==> flow/design.v <==
module apb_fifo (
    input  wire                   clk,         
    input  wire                   rst,         
    input  wire                   psel,        
    input  wire [3:0]            paddr,       
    input  wire [31:0]            pwdata,      
    input  wire                   penable,     
    input  wire                   pwrite,      
    output reg  [31:0]            prdata,      
    output reg                    pready       
);
parameter DEPTH = 16;   
parameter idle = 0, check_op = 1, write_data = 2, read_data =3,send_ready = 4;
reg [2:0] state;
reg [3:0] addr ;
 reg [31:0] wdata,rdata;
  reg [31:0] mem [0:15];
reg [3:0] wr_ptr;    
reg [3:0] rd_ptr;    
reg [4:0] count;     
reg [1:0] cwait;
always @(posedge clk or negedge rst) begin
    if (rst == 0) begin
        for(int i = 0; i<16;i++)
        begin
        mem[i] <= 0;
        end
        wr_ptr <= 0;
        rd_ptr <= 0;
        count <= 0;
        pready <= 0;
        state   <= idle;
        pready <= 0;
        prdata <= 0;
        addr   <= 0;
        wdata  <= 0;
        rdata  <= 0;
        cwait  <= 0;
    end else begin
        case(state)
        idle:
        begin
            wr_ptr <= 0;
            rd_ptr <= 0;
            count <= 0;
            pready <= 0;
            prdata <= 0;
            addr   <= 0;
            wdata  <= 0;
            rdata  <= 0;
            cwait  <= 0;
            state <= check_op;
        end
        check_op:
        begin
         if (penable && psel && pwrite && count != 15)
         begin 
            state   <= write_data;
            addr    <= paddr;
            wdata   <= pwdata;
         end
         else if (penable && psel && !pwrite && count != 0)
         begin
            state  <= read_data;
            addr   <= paddr;
         end
         else 
            state  <= check_op;
        end
        write_data:
        begin
            mem[addr] <= wdata;
            if(cwait < 2)
            begin
              state <= write_data;
              cwait <= cwait + 1;
            end
            else
            begin
               cwait <= 0;
               pready <= 1'b1;
               state <= send_ready;
               wr_ptr <= wr_ptr + 1;
               count  <= count  + 1;
            end
        end
        read_data : begin
            rdata <= mem[addr];
            if(cwait < 2)
            begin
              state <= read_data;
              cwait <= cwait + 1;
            end
            else
            begin
               cwait <= 0;
               state <= send_ready;
               pready <= 1'b1;
               prdata <= rdata;
               rd_ptr <= rd_ptr + 1;
               count  <= count  - 1;
            end
        end
        send_ready: begin
           state  <= check_op;
           pready <= 1'b0;    
         end
     endcase
     end
   end  
endmodule
make LEC_CHECK=0 CAP_MARGIN=20 CORE_ASPECT_RATIO=1.17 CORE_MARGIN=7 CORE_UTILIZATION=24 CTS_CLUSTER_SIZE=39 MIN_ROUTING_LAYER=met2 PLACE_DENSITY_LB_ADDON=0.16 SLEW_MARGIN=20 finish   # period 2.01 ns
run.sh (not shown) runs the stock make flow with config.mk's settings and CLKGATE_MAP_FILE=.
The first run finished but fails on setup timing.
Next try:
ABC_AREA = 1   (was not set)
CAP_MARGIN = 40   (was 20)
CORE_ASPECT_RATIO = not set   (was 1.17)
CORE_MARGIN = 2   (was 7)
CORE_UTILIZATION = 72   (was 24)
CTS_CLUSTER_SIZE = 17   (was 39)
MIN_ROUTING_LAYER = not set   (was met2)
PLACE_DENSITY_LB_ADDON = not set   (was 0.16)
SETUP_SLACK_MARGIN = -0.09   (was not set)
clock period = 1.92 ns   (was 2.01 ns; I/O delays follow)
What happened:
- The new run completed, yet does not pass: setup timing
- synthesized area decreases by 2.4%
- core utilization rises by 53 points
- power came out lower by 11%
- combinational power falls by 21%
- worst setup slack improves by 0.069 ns
- flip-flop count stays the same
- clock-buffer cell count decreases by 22
- final area decreases by 9.7%
- register-to-register slack improved by 0.09 ns
- routed wire length falls by 17%
- hold slack improved by 0.043 ns

========
Setup of build 49:
RTL: the design.v shown in full above, as it stands there.
make LEC_CHECK=0 ABC_AREA=0 CAP_MARGIN=20 CELL_PAD_IN_SITES_DETAIL_PLACEMENT=1 CELL_PAD_IN_SITES_GLOBAL_PLACEMENT=2 CORE_ASPECT_RATIO=1.85 CORE_MARGIN=2 CORE_UTILIZATION=40 CTS_CLUSTER_SIZE=51 HOLD_SLACK_MARGIN=0.02 MIN_ROUTING_LAYER=met1 PLACE_DENSITY_LB_ADDON=0.26 SETUP_SLACK_MARGIN=1.29 SLEW_MARGIN=20 TNS_END_PERCENT=25 finish   # period 5.0 ns
#### Input delta (build 41 over build 49)
Settings: CTS_CLUSTER_DIAMETER: unset -> 333; CELL_PAD_IN_SITES_GLOBAL_PLACEMENT: 2 -> unset; PLACE_DENSITY: unset -> 0.37; ABC_AREA: 0 -> 1; CORE_ASPECT_RATIO: 1.85 -> 0.5; MIN_ROUTING_LAYER: met1 -> unset; CORE_UTILIZATION: 40 -> 72; TNS_END_PERCENT: 25 -> unset; SETUP_SLACK_MARGIN: 1.29 -> unset; CTS_CLUSTER_SIZE: 51 -> unset; HOLD_SLACK_MARGIN: 0.02 -> unset; PLACE_DENSITY_LB_ADDON: 0.26 -> unset; CELL_PAD_IN_SITES_DETAIL_PLACEMENT: 1 -> unset; the clock period (ns, I/O delays scaled along): 5.0 -> 1.95.
==> comparison <==
- No stage failed in build 41, and the final checks on the layout all came back clean.
- Diff build 49 -> build 41: horizontal die dimension climbed 41%, detailed-routing wirelength on met1 decreased 6.1%, area of all placed cells without fillers decreased by about 1.2% relative to the old numbers, flip-flop and latch area roughly the same.
- Looking at critical path endpoint, the mem[6][18] result is from build 49; the prdata[23] one comes from build 41.
- Comparing build 49 and build 41, the lower flip-flop and latch share of the layout cell area is on build 49.
- Run comparison: build 41 class of the most critical setup path reg2out; build 49 class of the most critical setup path reg2reg
- Summary of build 41 over build 49: total power +140%, total detailed-routing wirelength now smaller.
- When the final numbers for build 49 and build 41 were put side by side, the peak fanout along the critical path turned out to be greater in build 49.
The inputs of build 93 differ from those of build 41 as listed below.
Settings: a change of CAP_MARGIN from 20 to 0; a deleted CTS_CLUSTER_DIAMETER that had been 333; an added CTS_CLUSTER_SIZE of 33; a change of CORE_UTILIZATION from 72 to 70; a deleted CORE_ASPECT_RATIO that had been 0.5; a deleted PLACE_DENSITY that had been 0.37; a deleted ABC_AREA that had been 1; a change of the clock period (ns, I/O delays scaled along) from 1.95 to 2.57.
[summary]
Build 41: full flow OK, the timing, design-rule and antenna checks passed
Every stage of the flow completed for build 93, and the final layout passed the timing, design-rule and antenna checks.
Going from build 41 to build 93, critical path depth increased 5; routed wire length down 6700 um; number of nets with antenna violations after detailed routing level.
Diff build 41 -> build 93: via count lower; fraction of power consumed by the clock network increased 2.5 points.
Inputs modified between build 93 and build 9:
Settings: SETUP_SLACK_MARGIN newly set to 0.55; PLACE_DENSITY_LB_ADDON newly set to 0.03; CORE_UTILIZATION changed from 70 to 72; CTS_CLUSTER_SIZE changed from 33 to 15; CORE_ASPECT_RATIO newly set to 0.94; CAP_MARGIN changed from 0 to 20; the clock period (ns, I/O delays scaled along) changed from 2.57 to 1.89.
[summary]
Of build 93 and build 9, only build 93 finishes the flow clean.
Build 9: aborted in global routing (5_1_grt) (tool error)
Taking build 9 over build 93, the cell area after placement ratio works out to 1.06.
As far as final RePlAce weighted congestion is concerned, build 9 and build 93 perform about the same.
In the flow results for build 9 and build 93, the floorplan utilization is smaller on build 93.
Worst slack at placement: build 9 vs build 93 down 550 ps
Compared to build 93, build 9 was floorplanned on a smaller die.
Diff build 9..build 93 | distinct cell type count of the synthesized netlist | unchanged
Re count of buffers inserted at the top-level ports: no difference whatsoever between build 93 and build 9.
For build 5, these inputs were changed with respect to build 9:
Settings: a change of SETUP_SLACK_MARGIN from 0.55 to 0.46; a deleted CTS_CLUSTER_SIZE that had been 15; a change of CORE_UTILIZATION from 72 to 40; a deleted CORE_ASPECT_RATIO that had been 0.94; a deleted PLACE_DENSITY_LB_ADDON that had been 0.03; a change of the clock period (ns, I/O delays scaled along) from 1.89 to 3.4.
--- outcome ---
- Build 5 reached the end of the flow, and the finished layout is clean on the timing, design-rule and antenna checks.
- Number of flops mapped to enable cells by yosys: build 5 vs build 9 identical
- Reported for build 5 and build 9, XOR/XNOR share of the synthesized area turned out identical to the last digit.
- Build 5 improves on build 9 in estimated wirelength of the detail-placed design.
- Summary: with build 9 as the reference, TritonCTS buffer count in build 5 moved up by more than 10%.
- Die width: build 5 > build 9
- The post-cts hold buffer count in build 5 was lower than what build 9 gave.
- Re area after synthesis: no difference whatsoever between build 5 and build 9.
- When build 5 is set beside build 9, its cell area after placement turns out to be about 5% smaller.
- Die height (lower): build 9
Modified inputs, build 23 compared to build 5
Settings: swapping 20 for 0 in CAP_MARGIN; putting PLACE_DENSITY_LB_ADDON at 0.01 where nothing was set; putting CTS_CLUSTER_SIZE at 33 where nothing was set; swapping 40 for 72 in CORE_UTILIZATION; swapping 0.46 for 0.74 in SETUP_SLACK_MARGIN; swapping 3.4 for 2.57 in the clock period (ns, I/O delays scaled along).
==> results <==
Every run in build 23 and build 5 closed cleanly, with the single exception of build 23.
In build 23 relative to build 5, number of non-clock buffers in the layout had gone up by more than 100%.
Going from build 5 to build 23, peak fanout along the critical path fell by 31, power spent charging and discharging nets rose by 93%, post-CTS repair timing setup buffer count grew by 60.
Power and IR drop assume default switching activity.
